==> flow/design.v (excerpt) <==
module  cpu_pl (
  input clk,
  input rst,
  output [7:0] imem_addr,
  input [31:0] imem_data,
  output [7:0] mem_req_addr,
  output mem_req_rw,
  output mem_req_valid,
  output [127:0] mem_data_write,
  input [127:0] mem_data_read,
  input mem_ready,
  output [7:0] io_addr,
  output [31:0] io_dout,
  output io_we,
  input [31:0] io_din
);
For scale: ~9700 cells after synthesis, ~2600 flip-flops, about 380 I/O pins.
==> flow/config.mk <==
export PLATFORM = sky130hd
export DESIGN_NAME = cpu_pl
export DESIGN_NICKNAME = cpu_pl
export VERILOG_FILES = /design/flow/design.v
export SDC_FILE = /design/flow/constraint.sdc
export NUM_CORES = 4
export LEC_CHECK = 0
export CAP_MARGIN = 20
export CORE_MARGIN = 2
export CORE_UTILIZATION = 72
export CTS_CLUSTER_DIAMETER = 363
export CTS_CLUSTER_SIZE = 99
export SETUP_SLACK_MARGIN = 1.55
export SLEW_MARGIN = 20
export TNS_END_PERCENT = 5
==> flow/constraint.sdc <==
create_clock -name core_clock -period 5.18 [get_ports {clk}]
set_input_delay 1.0360 -clock core_clock [delete_from_list [all_inputs] [get_ports {clk}]]
set_output_delay 1.0360 -clock core_clock [all_outputs]
set_load 0.01 [all_outputs]
run.sh (not shown) runs the stock make flow with config.mk's settings and CLKGATE_MAP_FILE=.
The baseline did not get past global routing (5_1_grt) on GRT-0116.
Rerun with:
Settings changed: CELL_PAD_IN_SITES_DETAIL_PLACEMENT from default to 0, CORE_UTILIZATION 72 to 40, CTS_CLUSTER_DIAMETER 363 to default, CTS_CLUSTER_SIZE 99 to default, GPL_ROUTABILITY_DRIVEN from default to 0, GPL_TIMING_DRIVEN from default to 1, HOLD_SLACK_MARGIN from default to 0.24, MAX_ROUTING_LAYER from default to met4, SETUP_SLACK_MARGIN 1.55 to 2.72.
Clock period 5.18 ns to 9.5 ns, I/O delays scaled along.
Result: With this change the flow ran to the end with no violations. Synthesized cell count does not change. Synthesized area is unchanged. Die size rose by well over a third.
Rerun with:
Settings changed: CELL_PAD_IN_SITES_DETAIL_PLACEMENT 0 to default, CORE_UTILIZATION 40 to 72, CTS_CLUSTER_DIAMETER from default to 363, CTS_CLUSTER_SIZE from default to 98, GPL_ROUTABILITY_DRIVEN 0 to default, GPL_TIMING_DRIVEN 1 to default, HOLD_SLACK_MARGIN 0.24 to default, MAX_ROUTING_LAYER met4 to default, SETUP_SLACK_MARGIN 2.72 to 1.24.
Clock period 9.5 ns to 5.35 ns, I/O delays scaled along.
Outcome: Now the flow did not get past global routing (5_1_grt) with GRT-0116. Synthesized cell count stays the same. Die size went down by 44%. Synthesized area does not change.
Rerun with:
Settings changed: CORE_UTILIZATION 72 to 70, CTS_CLUSTER_DIAMETER 363 to default, CTS_CLUSTER_SIZE 98 to 36, GPL_TIMING_DRIVEN from default to 1, PLACE_DENSITY from default to 0.7, SETUP_SLACK_MARGIN 1.24 to default, TNS_END_PERCENT 5 to default.
Clock period 5.35 ns to 6.56 ns, I/O delays scaled along.
The changed run failed in global routing (5_1_grt) with GRT-0116.
Synthesized area stays the same.
Die area came out higher by 2.8%.
Synthesized cell count is unchanged.
Rerun with:
Settings changed: CORE_UTILIZATION 70 to 58, CTS_CLUSTER_SIZE 36 to default.
Clock period 6.56 ns to 5.15 ns, I/O delays scaled along.
The new run finished but fails on setup timing.
Die size is higher by 20%.
Synthesized cell count stays the same.
Synthesized area does not change.
Rerun with:
Settings changed: CORE_UTILIZATION 58 to 40, GPL_TIMING_DRIVEN 1 to default, PLACE_DENSITY 0.7 to default.
Clock period 5.15 ns to 12.6 ns, I/O delays scaled along.
Outcome:
- With this change the flow completed with no timing, DRC or antenna violations
- register-to-register slack is better by 4.9 ns
- non-clock buffer count went down by 735
- combinational power drops by 68%
- synthesized cell count does not change
- routed wire length drops by about 4.6%

========
## north
cpu_pl again, from the RTL that the note above started with.
## cpu_pl
module  cpu_pl (
  input clk,
  input rst,
  output [7:0] imem_addr,
  input [31:0] imem_data,
  output [7:0] mem_req_addr,
  output mem_req_rw,
  output mem_req_valid,
  output [127:0] mem_data_write,
  input [127:0] mem_data_read,
  input mem_ready,
  output [7:0] io_addr,
  output [31:0] io_dout,
  output io_we,
  input [31:0] io_din
);
clock: 9.5 ns
lec_check: 0
cap_margin: 20
cell_pad_in_sites_detail_placement: 0
core_margin: 2
core_utilization: 15
cts_cluster_diameter: 390
gpl_routability_driven: 0
gpl_timing_driven: 1
hold_slack_margin: 0.24
max_routing_layer: met5
setup_slack_margin: 2.72
slew_margin: 20
tns_end_percent: 5
Setup changes, north to south
- changing CTS_CLUSTER_DIAMETER from 390 to 254
- setting CTS_CLUSTER_SIZE to 34 for the first time
- removing CELL_PAD_IN_SITES_DETAIL_PLACEMENT (formerly 0)
- changing CORE_UTILIZATION from 15 to 72
- removing GPL_TIMING_DRIVEN (formerly 1)
- removing TNS_END_PERCENT (formerly 5)
- removing SETUP_SLACK_MARGIN (formerly 2.72)
- removing HOLD_SLACK_MARGIN (formerly 0.24)
- removing MAX_ROUTING_LAYER (formerly met5)
- removing GPL_ROUTABILITY_DRIVEN (formerly 0)
- changing the clock period (ns, I/O delays scaled along) from 9.5 to 6.66
--- outcome ---
south | ERROR | global routing (5_1_grt). south vs. north: number of I/O pins now sits at about the same level; count of mapped cells out of synthesis now sits at about the same level. Relative to north, the post-CTS repair timing setup buffer count measured on south has decreased by more than a quarter. Per the comparison of south with north, die height down about 54%, placed wire-length estimate after detailed placement has increased. north -> south: post-synthesis chip area from yosys delta 0, exact match. Number of buffers added by the clock tree synthesis step (lower): south. Share of the core filled by cells before placement for south: 57 points up relative to north. On total number of placement rows, the higher figure sits with north, not south. Floorplan die area (higher): north.
What east does differently from south at the input level:
- a deleted CTS_CLUSTER_SIZE that had been 34
- a deleted CTS_CLUSTER_DIAMETER that had been 254
- a change of CORE_UTILIZATION from 72 to 40
- a change of the clock period (ns, I/O delays scaled along) from 6.66 to 9.1
--- outcome ---
east went all the way through synthesis, placement and routing and the layout is clean on timing, DRC and antenna.
east vs. south: instance area at placement neither gained nor lost much; vertical extent of the die increased about 34%.
east vs south: horizontal die size up by more than a quarter
Input changes introduced in west (baseline for comparison: east):
- CORE_UTILIZATION: 40 -> 56
- the clock period (ns, I/O delays scaled along): 9.1 -> 5.18
--- outcome ---
The sole clean run among west and east is east.
No crash in west: every stage finished, but the layout fails its final checks due to setup timing.
Against east, number of cells in the design after placement in west fell by a few percent.
Taking east as the reference, in west worst hold slack barely changed, number of clock buffer instances in the layout climbed 11, effective utilization at floorplan climbed 16 points.
west falls short of east in final critical-path setup slack.
Compared with east, west shows sequential power that has gone up by more than half.
east → west: iteration-0 DRC count of the detailed router rose 16%; worst relative slew slack -4.5 points; sequential share of layout area decreased by 2.1 points relative to the old numbers.
### west -> middle
- HOLD_SLACK_MARGIN newly set to 0.24
- TNS_END_PERCENT newly set to 5
- GPL_TIMING_DRIVEN newly set to 0
- CORE_UTILIZATION changed from 56 to 40
- the clock period (ns, I/O delays scaled along) changed from 5.18 to 9.5
==> comparison <==
What the final checks of middle revealed, after a flow that finished every stage, was a layout that fails on setup timing.
west → middle: final cycle utilization of the critical path -43 points; detail-routed net length per standard cell saw an increase; synthesized cell count stayed essentially flat; depth of the worst register-to-register path went down.
Combinational share of power (lower): middle
Compared to west, the routing of middle uses more wire.
Clock-buffer cell count sits lower in middle than in west.
Power is estimated from default activity; no workload was simulated.
